Setup of quartz:
## apollo_top
module apollo_top(
	input clk,
   input rst_n,
	input rs232_rx,	 
	output rs232_tx,	 
	input[7:0] in_ad_data,
	output out_ad_clk,
	output Sftclk,
	output Lchclk,
	output SDout,
	output test1,
	output test2
    );
wire[7:0] tx_in;
wire tx_write;
wire[7:0] rx_out;
wire rx_over;
my_uart	uart(	.clk(clk),
					.rst_n(rst_n),
					.rs232_rx(rs232_rx),
					.rs232_tx(rs232_tx),
					.tx_in(tx_in),
					.tx_write(tx_write),
					.rx_out(rx_out),
					.rx_over(rx_over)
					);
wire[7:0] recv_in;
wire recv_write;
wire recv_en;
wire recv_rst;
wire [7:0] scode;
wire scode_rdy;
wire [7:0] level;
controller controller(	.clk(clk),
								.rst_n(rst_n),
								.rx_out(rx_out),
								.rx_over(rx_over),
								.recv_in(recv_in),
								.recv_write(recv_write),
								.tx_in(tx_in),
								.tx_write(tx_write),
								.recv_ce(recv_en),
								.recv_rst(recv_rst),
								.scode(scode),
								.scode_rdy(scode_rdy),
								.level(level)
								);
  ...
make LEC_CHECK=0 ABC_AREA=1 CAP_MARGIN=0 CORE_ASPECT_RATIO=0.72 CORE_MARGIN=2 CORE_UTILIZATION=72 CTS_CLUSTER_DIAMETER=360 CTS_CLUSTER_SIZE=15 HOLD_SLACK_MARGIN=0.3 PLACE_DENSITY_LB_ADDON=0.17 SETUP_SLACK_MARGIN=1.31 SLEW_MARGIN=20 TNS_END_PERCENT=5 finish   # period 4.4 ns
run.sh (not shown) runs the stock make flow with config.mk's settings and CLKGATE_MAP_FILE=.
For cedar, these inputs were changed with respect to quartz:
# quartz
export LEC_CHECK = 0
export ABC_AREA = 1
export CAP_MARGIN = 0
export CORE_ASPECT_RATIO = 0.72
export CORE_MARGIN = 2
export CORE_UTILIZATION = 72
export CTS_CLUSTER_DIAMETER = 360
export CTS_CLUSTER_SIZE = 15
export HOLD_SLACK_MARGIN = 0.3
export PLACE_DENSITY_LB_ADDON = 0.17
export SETUP_SLACK_MARGIN = 1.31
export SLEW_MARGIN = 20
export TNS_END_PERCENT = 5
create_clock -name core_clock -period 4.4 [get_ports {clk}]
# cedar
export LEC_CHECK = 0
export CAP_MARGIN = 20
export CORE_MARGIN = 2
export CORE_UTILIZATION = 72
export CTS_CLUSTER_SIZE = 51
export PLACE_DENSITY_LB_ADDON = 0.0
export SETUP_SLACK_MARGIN = 1.31
export SLEW_MARGIN = 20
create_clock -name core_clock -period 4.41 [get_ports {clk}]
Results
Compared with quartz, in cedar first-pass GRT wire length saw a decrease; switching power summed over all nets rose by 5.4%; and-or/or-and share of the synthesized area lower; proportion of power drawn by flip-flops and latches shrank by 7.2 points.
The overall routed net length in quartz is 1.20 times that in cedar.
From quartz to cedar the numbers moved as follows: hold slack lost 0.13 ns; critical path arrival climbed 0.07 ns; worst setup slack after layout lower; routing usage on met1 fell 6.5 points.
Diff quartz -> cedar | count of multi-input combinational gates | decrease of 1925
Chip area estimate from yosys synthesis, quartz and cedar: higher on quartz

========
apollo_top again, from the RTL that the note above started with.
==> flow/config.mk <==
export PLATFORM = sky130hd
export DESIGN_NAME = apollo_top
export DESIGN_NICKNAME = apollo_top
export VERILOG_FILES = /design/flow/design.v
export SDC_FILE = /design/flow/constraint.sdc
export NUM_CORES = 4
export LEC_CHECK = 0
export CAP_MARGIN = 35
export CORE_MARGIN = 2
export CORE_UTILIZATION = 72
export CTS_CLUSTER_DIAMETER = 26
export CTS_CLUSTER_SIZE = 51
export PLACE_DENSITY_LB_ADDON = 0.0
export SETUP_SLACK_MARGIN = 1.31
export SLEW_MARGIN = 20
==> flow/constraint.sdc <==
create_clock -name core_clock -period 4.41 [get_ports {clk}]
set_input_delay 0.8820 -clock core_clock [delete_from_list [all_inputs] [get_ports {clk}]]
set_output_delay 0.8820 -clock core_clock [all_outputs]
set_load 0.01 [all_outputs]
==> next run, changes <==
==> flow/config.mk (replaced) <==
export PLATFORM = sky130hd
export DESIGN_NAME = apollo_top
export DESIGN_NICKNAME = apollo_top
export VERILOG_FILES = /design/flow/design.v
export SDC_FILE = /design/flow/constraint.sdc
export NUM_CORES = 4
export LEC_CHECK = 0
export CAP_MARGIN = 20
export CORE_MARGIN = 2
export CORE_UTILIZATION = 72
export CTS_CLUSTER_SIZE = 32
export HOLD_SLACK_MARGIN = -0.09
export SLEW_MARGIN = 20
==> flow/constraint.sdc (replaced) <==
create_clock -name core_clock -period 17.0 [get_ports {clk}]
set_input_delay 3.4000 -clock core_clock [delete_from_list [all_inputs] [get_ports {clk}]]
set_output_delay 3.4000 -clock core_clock [all_outputs]
set_load 0.01 [all_outputs]
Result:
- The new run ran to the end with no violations
- critical path depth drops by 1
- routed wire length is lower by about a fifth
- count of clock-buffer cells in the layout goes down by 175
- die area is unchanged
- utilization went down by 8.2 points
- non-clock buffer count falls by 44
- global-route usage shrinks by 5.7 points
- setup slack gets better by 9.6 ns
- power fell by well over a third
- clock power went down by well over a third
- sequential power shrinks by well over a third
==> next run, changes <==
--- a/flow/config.mk
+++ b/flow/config.mk
@@ -10,4 +10,5 @@
 export CORE_UTILIZATION = 72
-export CTS_CLUSTER_SIZE = 32
-export HOLD_SLACK_MARGIN = -0.09
+export CTS_CLUSTER_SIZE = 47
+export PLACE_DENSITY_LB_ADDON = 0.0
+export SETUP_SLACK_MARGIN = 1.29
 export SLEW_MARGIN = 20
==> flow/constraint.sdc (replaced) <==
create_clock -name core_clock -period 4.38 [get_ports {clk}]
set_input_delay 0.8760 -clock core_clock [delete_from_list [all_inputs] [get_ports {clk}]]
set_output_delay 0.8760 -clock core_clock [all_outputs]
set_load 0.01 [all_outputs]
Result:
- routed wire length climbs by 4.1%
- hold slack gets worse by 0.077 ns
- setup slack gets worse by 9.4 ns
- global-route usage went up by 0.79 points
- sequential power is higher to 3.9 times its value
- critical path depth came out higher by 5
- via count increases by 1.9%
- sequential cell count does not change
==> next run, changes <==
--- a/flow/config.mk
+++ b/flow/config.mk
@@ -9,6 +9,5 @@
 export CORE_MARGIN = 2
-export CORE_UTILIZATION = 72
-export CTS_CLUSTER_SIZE = 47
+export CORE_UTILIZATION = 70
 export PLACE_DENSITY_LB_ADDON = 0.0
-export SETUP_SLACK_MARGIN = 1.29
+export SETUP_SLACK_MARGIN = 1.28
 export SLEW_MARGIN = 20
The changed run finished with timing, DRC and antenna clean.
Die area went up by a few percent.
Power falls by a few percent.
Non-clock buffer count rises by 11.
Worst hold slack is worse by 0.16 ns.
Worst setup slack gains 0.028 ns.
Core utilization goes down by 2.0 points.
==> next run, changes <==
--- a/flow/config.mk
+++ b/flow/config.mk
@@ -8,6 +8,10 @@
 export CAP_MARGIN = 20
+export CELL_PAD_IN_SITES_DETAIL_PLACEMENT = 0
+export CORE_ASPECT_RATIO = 0.89
 export CORE_MARGIN = 2
-export CORE_UTILIZATION = 70
-export PLACE_DENSITY_LB_ADDON = 0.0
-export SETUP_SLACK_MARGIN = 1.28
-export SLEW_MARGIN = 20
+export CORE_UTILIZATION = 72
+export CTS_CLUSTER_DIAMETER = 28
+export GPL_ROUTABILITY_DRIVEN = 0
+export PLACE_DENSITY_LB_ADDON = 0.01
+export SETUP_SLACK_MARGIN = 1.27
+export SLEW_MARGIN = 15
Die size decreases by 2.7%. Routed wire length increases by 12%. Core utilization increases by 6.1 points.
==> next run, changes <==
--- a/flow/config.mk
+++ b/flow/config.mk
@@ -9,9 +9,9 @@
 export CELL_PAD_IN_SITES_DETAIL_PLACEMENT = 0
-export CORE_ASPECT_RATIO = 0.89
+export CORE_ASPECT_RATIO = 1.55
 export CORE_MARGIN = 2
 export CORE_UTILIZATION = 72
-export CTS_CLUSTER_DIAMETER = 28
+export CTS_CLUSTER_DIAMETER = 121
 export GPL_ROUTABILITY_DRIVEN = 0
-export PLACE_DENSITY_LB_ADDON = 0.01
-export SETUP_SLACK_MARGIN = 1.27
+export PLACE_DENSITY_LB_ADDON = 0.18
+export SETUP_SLACK_MARGIN = 1.29
 export SLEW_MARGIN = 15
Outcome: Wire length shrinks by a few percent. Fmax stays flat. Die size hardly moves. Core utilization shrinks by 4.9 points. Clock power shrinks by well over a third. Register-to-register slack gains 0.07 ns. Hold slack loses 0.28 ns. Power shrinks by a quarter to a third.

========
## pepper
apollo_top again, from the RTL that the note above started with.
Settings: LEC_CHECK=0, ABC_AREA=1, CAP_MARGIN=5, CELL_PAD_IN_SITES_DETAIL_PLACEMENT=0, CELL_PAD_IN_SITES_GLOBAL_PLACEMENT=0, CORE_ASPECT_RATIO=1.55, CORE_MARGIN=2, CORE_UTILIZATION=71, CTS_CLUSTER_DIAMETER=360, CTS_CLUSTER_SIZE=15, GPL_ROUTABILITY_DRIVEN=1, MAX_ROUTING_LAYER=met4, PLACE_DENSITY_LB_ADDON=0.18, SETUP_SLACK_MARGIN=-0.11, SLEW_MARGIN=30; clock period 2.45 ns.
The final report for pepper shows a completed flow and a layout that fails verification, specifically negative setup slack.
#### Input delta (nickel over pepper)
==> flow/config.mk <==
export PLATFORM = sky130hd
export DESIGN_NAME = apollo_top
export DESIGN_NICKNAME = apollo_top
export VERILOG_FILES = /design/flow/design.v
export SDC_FILE = /design/flow/constraint.sdc
export NUM_CORES = 4
export LEC_CHECK = 0
export ABC_AREA = 1
export CAP_MARGIN = 5
export CELL_PAD_IN_SITES_DETAIL_PLACEMENT = 2
export CORE_ASPECT_RATIO = 1.55
export CORE_MARGIN = 2
export CORE_UTILIZATION = 43
export CTS_CLUSTER_DIAMETER = 121
export GPL_ROUTABILITY_DRIVEN = 0
export HOLD_SLACK_MARGIN = 0.08
export PLACE_DENSITY_LB_ADDON = 0.18
export SLEW_MARGIN = 0
==> flow/constraint.sdc <==
create_clock -name core_clock -period 5.04 [get_ports {clk}]
set_input_delay 1.0080 -clock core_clock [delete_from_list [all_inputs] [get_ports {clk}]]
set_output_delay 1.0080 -clock core_clock [all_outputs]
set_load 0.01 [all_outputs]
==> results <==
nickel did not stop at any stage, and its layout met the timing, design-rule and antenna checks.
Compared with pepper, in nickel worst path setup slack after routing increased 1.05 ns, area added between synthesis and finish increased 2.7 points.
Diode insertion count for antenna repair: lower on pepper
nickel vs. pepper: clock tree buffer count of the final layout has increased, first-pass GRT wire length has increased, number of instances in the synthesized netlist has remained practically unchanged, chip area has increased.
Number of well-tap cells placed, pepper and nickel: lower on pepper
Compared with pepper, nickel shows a higher maximum number of pins on one net before global-route repair.
A highest-power group of registers is what pepper shows, while clock belongs to nickel.
Comparing pepper and nickel, the lower count of buffers not belonging to the clock network in the layout is on nickel.
Maximum fanout encountered on the critical timing path came out higher on nickel than on pepper.
Setup changes, nickel to juniper
==> flow/config.mk <==
export PLATFORM = sky130hd
export DESIGN_NAME = apollo_top
export DESIGN_NICKNAME = apollo_top
export VERILOG_FILES = /design/flow/design.v
export SDC_FILE = /design/flow/constraint.sdc
export NUM_CORES = 4
export LEC_CHECK = 0
export ABC_AREA = 1
export CAP_MARGIN = 5
export CELL_PAD_IN_SITES_DETAIL_PLACEMENT = 1
export CELL_PAD_IN_SITES_GLOBAL_PLACEMENT = 2
export CORE_ASPECT_RATIO = 1.55
export CORE_MARGIN = 2
export CORE_UTILIZATION = 59
export CTS_CLUSTER_DIAMETER = 25
export CTS_CLUSTER_SIZE = 50
export GPL_ROUTABILITY_DRIVEN = 1
export GPL_TIMING_DRIVEN = 0
export HOLD_SLACK_MARGIN = 0.08
export MAX_ROUTING_LAYER = met4
export MIN_ROUTING_LAYER = met2
export PLACE_DENSITY_LB_ADDON = 0.18
export SETUP_SLACK_MARGIN = 0.44
export SLEW_MARGIN = 35
export TNS_END_PERCENT = 55
Results
juniper did not finish: a tool error stopped it during 3_1_place_gp_skip_io. When juniper is set beside nickel, its overall die area turns out to be 0.037 mm^2 smaller. In the metrics for juniper and nickel, the one carrying the lower floorplan row count is juniper. Reported for juniper and nickel, mean area per synthesized cell turned out identical to the last digit.
Relative to juniper, the following input files were edited for sierra:
==> flow/config.mk <==
export PLATFORM = sky130hd
export DESIGN_NAME = apollo_top
export DESIGN_NICKNAME = apollo_top
export VERILOG_FILES = /design/flow/design.v
export SDC_FILE = /design/flow/constraint.sdc
export NUM_CORES = 4
export LEC_CHECK = 0
export CAP_MARGIN = 20
export CORE_MARGIN = 2
export CORE_UTILIZATION = 68
export SLEW_MARGIN = 20
==> flow/constraint.sdc <==
create_clock -name core_clock -period 7.86 [get_ports {clk}]
set_input_delay 1.5720 -clock core_clock [delete_from_list [all_inputs] [get_ports {clk}]]
set_output_delay 1.5720 -clock core_clock [all_outputs]
set_load 0.01 [all_outputs]
- sierra | stages: all done | timing, DRC, antenna: all pass
- Run comparison: sierra main kind of combinational logic by area multiplexers; juniper main kind of combinational logic by area simple AND/OR/NAND/NOR gates
- Share of cell area taken by muxes after synthesis: sierra higher than juniper
- Changes observed in sierra relative to juniper: share of synthesized cell area in and, or, nand and nor gates decreased 18 points.
Input-level comparison between yarrow and sierra:
diff --git a/flow/config.mk b/flow/config.mk
--- a/flow/config.mk
+++ b/flow/config.mk
@@ -8,4 +8,5 @@
 export CAP_MARGIN = 20
 export CORE_MARGIN = 2
-export CORE_UTILIZATION = 68
+export CORE_UTILIZATION = 40
+export PLACE_DENSITY = 0.6
 export SLEW_MARGIN = 20
==> flow/constraint.sdc <==
create_clock -name core_clock -period 7.88 [get_ports {clk}]
set_input_delay 1.5760 -clock core_clock [delete_from_list [all_inputs] [get_ports {clk}]]
set_output_delay 1.5760 -clock core_clock [all_outputs]
set_load 0.01 [all_outputs]
==> comparison <==
- yarrow: flow completed, timing, DRC and antenna clean
- [yarrow vs sierra] per-cell via count in the routed design: lower in yarrow
- In yarrow the fraction of power spent switching nets turned out 0.87 points higher than in sierra.
- When yarrow is measured against sierra, its hold slack turns out 0.0035 ns higher.
- The number of buffers inserted during clock tree synthesis in sierra is 0.946 times that in yarrow.
- Re count of clock-buffer cells in the layout: sierra and yarrow aren't equal, and the lower value belongs to sierra.
- In yarrow, the part of the cycle the worst path needs came out 1.3 points below the value in sierra.
- Compared with sierra, yarrow shows final core area utilization lower by 30 points.
No activity file was given, so power comes from the tool's default toggle rates.
